Design synchro, start of the top module:
module synchro(
	input i_clk,
	input i_rst,
	input i_write,
	input[7:0] i_char,
	output o_full,
	output o_check,
	output[14 - 1:0] o_deg
	);
integer i;
enum {IDLE,IDT,DATA,DEG,CHECK} state_w,state_r;
logic[7:0] cnt_w,cnt_r;
logic[7:0] char_w[7:0],char_r[7:0];
logic[2:0] r_w,r_r,w_w,w_r;
logic[7:0] char;
logic[7:0] check_w,check_r;
logic[7:0] checksum_w,checksum_r,tmp;
logic check;
logic[23:0] SI_w,SI_r;
logic[3:0] pos;
enum {INT,FRC} dstate_w,dstate_r;
logic[63:0] decimal_w,decimal_r;
logic[13:0] deg,deg_w,deg_r;
logic[3:0] frccnt_w,frccnt_r;
logic finished;
binary2deg xbinary2deg(.i_clk(i_clk),.i_rst(i_rst),.i_start(check && (pos == 1)),.i_decimal(decimal_r),.i_frccnt(frccnt_r),.o_deg(deg),.o_finished(finished));
assign o_full = ((w_r + 1) == r_r)? 1 : 0;
assign o_check = check;
assign o_deg = deg_r;
always@(*) begin
	for(i = 0; i < 8; i = i + 1) begin
		char_w[i] = char_r[i];
	end
	if(i_write) begin
		w_w = w_r + 1;
		char_w[w_r] = i_char;
	end
	else begin
		w_w = w_r;
	end
	if(w_r != r_r) begin
		char = char_r[r_r];
		r_w = r_r + 1;
	end
	else begin
		char = 0;
		r_w = r_r;
	end
end
always@(*) begin
	pos = 0;
	case(SI_r)
		{"H","D","G"} : begin
			pos = 1;
		end
		{"H","D","T"} : begin
			pos = 1;
		end
	endcase
end
always@(*) begin
	if(finished)
		deg_w = deg;
	else
		deg_w = deg_r;
end
always@(*) begin
	check = 0;
	checksum_w = checksum_r;
	SI_w = SI_r;
  ...
Size: about 3300 cells after synthesis, about 380 flip-flops, roughly 27 I/O pins, roughly 26000 um^2 of cells after synthesis.
clock: 6.72 ns
lec_check: 0
abc_area: 1
cap_margin: 15
cell_pad_in_sites_detail_placement: 2
cell_pad_in_sites_global_placement: 1
core_aspect_ratio: 0.9
core_margin: 3
core_utilization: 59
cts_cluster_diameter: 107
cts_cluster_size: 77
gpl_timing_driven: 0
hold_slack_margin: -0.06
min_routing_layer: met2
place_density_lb_addon: 0.22
slew_margin: 5
run.sh (not shown) runs the stock make flow with config.mk's settings and CLKGATE_MAP_FILE=.
The first run stopped in detailed placement.
Change:
Settings changed: CAP_MARGIN 15 to 20, CELL_PAD_IN_SITES_DETAIL_PLACEMENT 2 to not set, CELL_PAD_IN_SITES_GLOBAL_PLACEMENT 1 to not set, CORE_ASPECT_RATIO 0.9 to not set, CORE_MARGIN 3 to 2, CORE_UTILIZATION 59 to 72, CTS_CLUSTER_DIAMETER 107 to not set, CTS_CLUSTER_SIZE 77 to not set, GPL_TIMING_DRIVEN 0 to not set, HOLD_SLACK_MARGIN -0.06 to not set, MIN_ROUTING_LAYER met2 to not set, PLACE_DENSITY_LB_ADDON 0.22 to not set, SLEW_MARGIN 5 to 20.
Clock period 6.72 ns to 6.71 ns, I/O delays scaled along.
Now the flow produced a clean layout.
Die size is lower by 19%.
Synthesized cell count stays the same.
Area after synthesis stays the same.

* * *

== before ==
Starting RTL as in the previous note.
Settings: LEC_CHECK=0, ABC_AREA=0, CAP_MARGIN=40, CELL_PAD_IN_SITES_GLOBAL_PLACEMENT=1, CORE_ASPECT_RATIO=0.63, CORE_MARGIN=9, CORE_UTILIZATION=32, GPL_TIMING_DRIVEN=1, MIN_ROUTING_LAYER=met1, SLEW_MARGIN=30, TNS_END_PERCENT=5; clock period 12.2 ns.
before completed end to end with timing, DRC and antenna clean.
Edits applied to the flow inputs when going from before to after:
# before
export LEC_CHECK = 0
export ABC_AREA = 0
export CAP_MARGIN = 40
export CELL_PAD_IN_SITES_GLOBAL_PLACEMENT = 1
export CORE_ASPECT_RATIO = 0.63
export CORE_MARGIN = 9
export CORE_UTILIZATION = 32
export GPL_TIMING_DRIVEN = 1
export MIN_ROUTING_LAYER = met1
export SLEW_MARGIN = 30
export TNS_END_PERCENT = 5
create_clock -name core_clock -period 12.2 [get_ports {i_clk}]
# after
export LEC_CHECK = 0
export CAP_MARGIN = 20
export CORE_MARGIN = 2
export CORE_UTILIZATION = 72
export CTS_CLUSTER_DIAMETER = 375
export SLEW_MARGIN = 20
create_clock -name core_clock -period 4.73 [get_ports {i_clk}]
==> results <==
after finished every stage; the final checks, however, were not passed, the failures being negative setup slack. Against before, after comes in about 6% higher on overall routed net length. before → after: cell count now sits lower, minimum clock period after layout decreased by 1.19 ns relative to the old numbers, clock power rose by about 130%, worst-case setup margin in the final layout decreased 6.28 ns. after — signed area change from the synthesized netlist to the final layout 6.5 points higher, before as reference. Summary of after over before: row count went down about 16%, fraction of power consumed by combinational cells increased by 3.5 points relative to the old numbers.
Power figures rest on the tool's default switching activity, not on a simulated workload.
